==> flow/design.v (excerpt) <==
module mdc (clk, rst_n, start, A, B, out, done);
input clk, rst_n, start;
input [7:0] A, B;
output reg [7:0] out;
output reg done;
reg [1:0] state;
reg [7:0] A_aux, B_aux;
localparam IDLE = 2'b00;
localparam SUBTRACT = 2'b01;
localparam FINISHED = 2'b10;
always @(posedge clk or negedge rst_n) begin
    if (!rst_n) begin
        state <= IDLE;
        out <= 0;
        done <= 0;
    end else begin
        done <= 0;
        case (state)
            IDLE: begin
                state <= IDLE;
                if (start) begin
                    state <= SUBTRACT;
                    A_aux <= A;
                    B_aux <= B;
                end
            end
            SUBTRACT: begin
                state <= SUBTRACT;
                if (A_aux > B_aux)
                    A_aux <= A_aux - B_aux;
                else if (B_aux > A_aux)
                    B_aux <= B_aux - A_aux;
                else
                    state <= FINISHED;
            end
            FINISHED: begin
                state <= IDLE;
                done <= 1;
                out <= A_aux;
            end
            default: state <= IDLE;
        endcase
    end
end
endmodule
For scale: ~210 cells after synthesis, about 28 flip-flops, roughly 2000 sq um of cells after synthesis.
Settings: LEC_CHECK=0, CAP_MARGIN=20, CORE_MARGIN=2, CORE_UTILIZATION=65, CTS_BUF_LIST=sky130_fd_sc_hd__clkbuf_16, HOLD_SLACK_MARGIN=0.28, SLEW_MARGIN=20; clock period 2.16 ns.
run.sh (not shown) runs the stock make flow with config.mk's settings and CLKGATE_MAP_FILE=.
The starting point ran to the end with violations: negative setup slack.
Change:
- CORE_UTILIZATION: 65 -> 40
- HOLD_SLACK_MARGIN: 0.28 -> unset
- clock period: 2.16 -> 4.0 ns (I/O delays scaled with it)
After rerunning: Now the flow produced a clean layout. Sequential power decreases by 50%. Synthesized cell count does not change. Clock power decreases by 48%. Cell area decreases by 10%. Via count goes down by 25%. Utilization went down by 39 points. Routed wire length drops by 39%. Combinational power falls by 62%. Clock skew barely changes. Worst hold slack gets worse by 0.018 ns. Global-route usage fell by 23 points.
Change:
- CELL_PAD_IN_SITES_DETAIL_PLACEMENT: unset -> 1
- CELL_PAD_IN_SITES_GLOBAL_PLACEMENT: unset -> 1
- CORE_MARGIN: 2 -> 8
- GPL_ROUTABILITY_DRIVEN: unset -> 0
- MIN_ROUTING_LAYER: unset -> met2
- PLACE_DENSITY_LB_ADDON: unset -> 0.28
- SETUP_SLACK_MARGIN: unset -> 0.2
=> Wire length increases by 19%; sequential power is higher by about 0.7%; sequential share of layout area came out higher by 0.39 points; critical path depth does not change; non-clock buffer count drops by 1; area after synthesis does not change; setup slack degrades by 0.034 ns; final area is lower by about 1.2%.
Change:
- CAP_MARGIN: 20 -> 15
- CELL_PAD_IN_SITES_DETAIL_PLACEMENT: 1 -> unset
- CELL_PAD_IN_SITES_GLOBAL_PLACEMENT: 1 -> unset
- CORE_ASPECT_RATIO: unset -> 0.9
- CORE_MARGIN: 8 -> 4
- CORE_UTILIZATION: 40 -> 43
- CTS_CLUSTER_DIAMETER: unset -> 304
- GPL_ROUTABILITY_DRIVEN: 0 -> 1
- GPL_TIMING_DRIVEN: unset -> 0
- HOLD_SLACK_MARGIN: unset -> 0.23
- MIN_ROUTING_LAYER: met2 -> unset
- PLACE_DENSITY_LB_ADDON: 0.28 -> 0.02
- SETUP_SLACK_MARGIN: 0.2 -> unset
- SLEW_MARGIN: 20 -> 15
- TNS_END_PERCENT: unset -> 40
Outcome: The changed run produced a clean layout. Final cell count rose by 1.0%. Cell area is higher by 2.4%. Maximum frequency grows by 1.3%. Worst hold slack is worse by 0.12 ns. Register-to-register slack improved by 0.08 ns. Setup slack is better by 0.038 ns. Global-route usage falls by 5.0 points.

* * *

mdc again, from the RTL that the note above started with.
==> flow/config.mk <==
export PLATFORM = sky130hd
export DESIGN_NAME = mdc
export DESIGN_NICKNAME = mdc
export VERILOG_FILES = /design/flow/design.v
export SDC_FILE = /design/flow/constraint.sdc
export NUM_CORES = 4
export LEC_CHECK = 0
export CAP_MARGIN = 40
export CORE_MARGIN = 2
export CORE_UTILIZATION = 68
export CTS_BUF_LIST = sky130_fd_sc_hd__clkbuf_16
export SLEW_MARGIN = 20
==> flow/constraint.sdc <==
create_clock -name core_clock -period 2.16 [get_ports {clk}]
set_input_delay 0.4320 -clock core_clock [delete_from_list [all_inputs] [get_ports {clk}]]
set_output_delay 0.4320 -clock core_clock [all_outputs]
set_load 0.01 [all_outputs]
The baseline failed in global routing (5_1_grt).
Change:
- CAP_MARGIN: 40 -> 20
- CTS_CLUSTER_SIZE: default -> 23
What happened: The changed run ended with an error in global routing (5_1_grt) with DPL-0038. Area after synthesis stays the same. Die area is unchanged. Synthesized cell count is unchanged.
Change:
- CORE_UTILIZATION: 68 -> 31
- CTS_CLUSTER_SIZE: 23 -> default
- clock period: 2.16 -> 2.85 ns (I/O delays scaled with it)
Effect: The new run completed without violations. Die area rose by well over a third. Area after synthesis does not change. Synthesized cell count does not change.

* * *

Starting RTL as in the previous note.
clock: 4.0 ns
lec_check: 0
cap_margin: 20
core_aspect_ratio: 0.5
core_margin: 8
core_utilization: 40
cts_buf_list: sky130_fd_sc_hd__clkbuf_16
cts_cluster_diameter: 388
cts_cluster_size: 100
slew_margin: 20
tns_end_percent: 10
The baseline ran to the end with no violations.
Edit:
- CORE_ASPECT_RATIO: 0.5 -> not set
- CORE_MARGIN: 8 -> 2
- CTS_CLUSTER_DIAMETER: 388 -> not set
- CTS_CLUSTER_SIZE: 100 -> not set
- TNS_END_PERCENT: 10 -> not set
- clock period: 4.0 -> 2.85 ns (I/O delays scaled with it)
After rerunning: Setup slack got worse by 800 ps. Hold slack barely changes. Sequential cell count does not change. Final area rose by about 1.1%. Non-clock buffer count rose by 4. Register-to-register slack got worse by 800 ps. Routed wire length fell by 2.4%. Core utilization rose by 1.5 points. Global-route usage rose by 5.0 points. Fmax rose by about 14%. Count of clock-buffer cells in the layout does not change.
Edit:
- ABC_AREA: not set -> 1
- CORE_UTILIZATION: 40 -> 69
- clock period: 2.85 -> 2.64 ns (I/O delays scaled with it)
Clock-buffer cell count is unchanged.
Flip-flop count stays the same.
Setup slack got worse by 88 ps.
Power is higher slightly.
Clock skew is about the same.
Wire length is higher by a few percent.
Sequential share of layout area rises by 1.7 points.
Synthesized cell count goes up by about a fifth.
Global-route usage increases by 14 points.
Cell area went down by a few percent.
Edit:
- CORE_ASPECT_RATIO: not set -> 1.32
- SETUP_SLACK_MARGIN: not set -> -0.12
- clock period: 2.64 -> 2.17 ns (I/O delays scaled with it)
The changed run ran to the end with violations: setup timing.
Hold slack got worse by 29 ps.
Via count goes up by 9.4%.
Routed wire length goes up by 19%.
Die size is about the same.

* * *

Starting RTL as in the previous note.
clock: 4.03 ns
lec_check: 0
cap_margin: 35
core_aspect_ratio: 0.5
core_margin: 2
core_utilization: 72
cts_buf_list: sky130_fd_sc_hd__clkbuf_16
cts_cluster_diameter: 396
cts_cluster_size: 10
setup_slack_margin: 1.18
slew_margin: 20
The starting point completed with no timing, DRC or antenna violations.
Change:
Settings changed: CAP_MARGIN 35 to 40, CORE_ASPECT_RATIO 0.5 to not set, CORE_UTILIZATION 72 to 68, CTS_CLUSTER_DIAMETER 396 to not set, CTS_CLUSTER_SIZE 10 to not set, SETUP_SLACK_MARGIN 1.18 to not set.
Clock period 4.03 ns to 2.15 ns, I/O delays scaled along.
What happened: The new run never finished: it broke off in global routing (5_1_grt); die area went up by 4.6%; area after synthesis is unchanged; synthesized cell count does not change.
Change:
Clock period 2.15 ns to 2.12 ns, I/O delays scaled along.
=> The new run never finished: it broke off in clock tree synthesis (4_1_cts). Die area does not change. Area after synthesis does not change. Synthesized cell count stays the same.
Change:
Settings changed: CAP_MARGIN 40 to 0.
Clock period 2.12 ns to 2.21 ns, I/O delays scaled along.
=> This time the run did not get past global routing (5_1_grt). Synthesized cell count stays the same. Area after synthesis does not change. Die area stays the same.
Change:
Settings changed: CORE_UTILIZATION 68 to 66.
Clock period 2.21 ns to 2.2 ns, I/O delays scaled along.
=>
- The changed run ended with an error in clock tree synthesis (4_1_cts) on DPL-0033
- die size goes up by 2.8%
- area after synthesis does not change
- synthesized cell count is unchanged

* * *

Starting RTL as in the previous note.
## mdc
module mdc (clk, rst_n, start, A, B, out, done);
input clk, rst_n, start;
input [7:0] A, B;
output reg [7:0] out;
output reg done;
reg [1:0] state;
reg [7:0] A_aux, B_aux;
localparam IDLE = 2'b00;
localparam SUBTRACT = 2'b01;
localparam FINISHED = 2'b10;
always @(posedge clk or negedge rst_n) begin
    if (!rst_n) begin
        state <= IDLE;
        out <= 0;
        done <= 0;
    end else begin
        done <= 0;
        case (state)
            IDLE: begin
                state <= IDLE;
                if (start) begin
                    state <= SUBTRACT;
                    A_aux <= A;
                    B_aux <= B;
                end
            end
            SUBTRACT: begin
                state <= SUBTRACT;
                if (A_aux > B_aux)
                    A_aux <= A_aux - B_aux;
                else if (B_aux > A_aux)
                    B_aux <= B_aux - A_aux;
                else
                    state <= FINISHED;
            end
            FINISHED: begin
                state <= IDLE;
                done <= 1;
                out <= A_aux;
            end
            default: state <= IDLE;
        endcase
    end
end
endmodule
make LEC_CHECK=0 ABC_AREA=1 CAP_MARGIN=0 CORE_MARGIN=2 CORE_UTILIZATION=72 CTS_BUF_LIST=sky130_fd_sc_hd__clkbuf_16 CTS_CLUSTER_SIZE=89 GPL_TIMING_DRIVEN=1 HOLD_SLACK_MARGIN=0.29 PLACE_DENSITY=0.35 SETUP_SLACK_MARGIN=-0.13 SLEW_MARGIN=20 finish   # period 1.99 ns
The starting point aborted during clock tree synthesis.
==> next run, changes <==
--- a/flow/config.mk
+++ b/flow/config.mk
@@ -9 +9 @@
-export CAP_MARGIN = 0
+export CAP_MARGIN = 20
@@ -13,5 +12,0 @@
-export CTS_CLUSTER_SIZE = 89
-export GPL_TIMING_DRIVEN = 1
-export HOLD_SLACK_MARGIN = 0.29
-export PLACE_DENSITY = 0.35
-export SETUP_SLACK_MARGIN = -0.13
==> flow/constraint.sdc (replaced) <==
create_clock -name core_clock -period 2.27 [get_ports {clk}]
set_input_delay 0.4540 -clock core_clock [delete_from_list [all_inputs] [get_ports {clk}]]
set_output_delay 0.4540 -clock core_clock [all_outputs]
set_load 0.01 [all_outputs]
Result:
- This time the run died in global routing (GRT-0232)
- synthesized area stays the same
- die size does not change
- synthesized cell count does not change
Power is estimated from default activity; no workload was simulated.
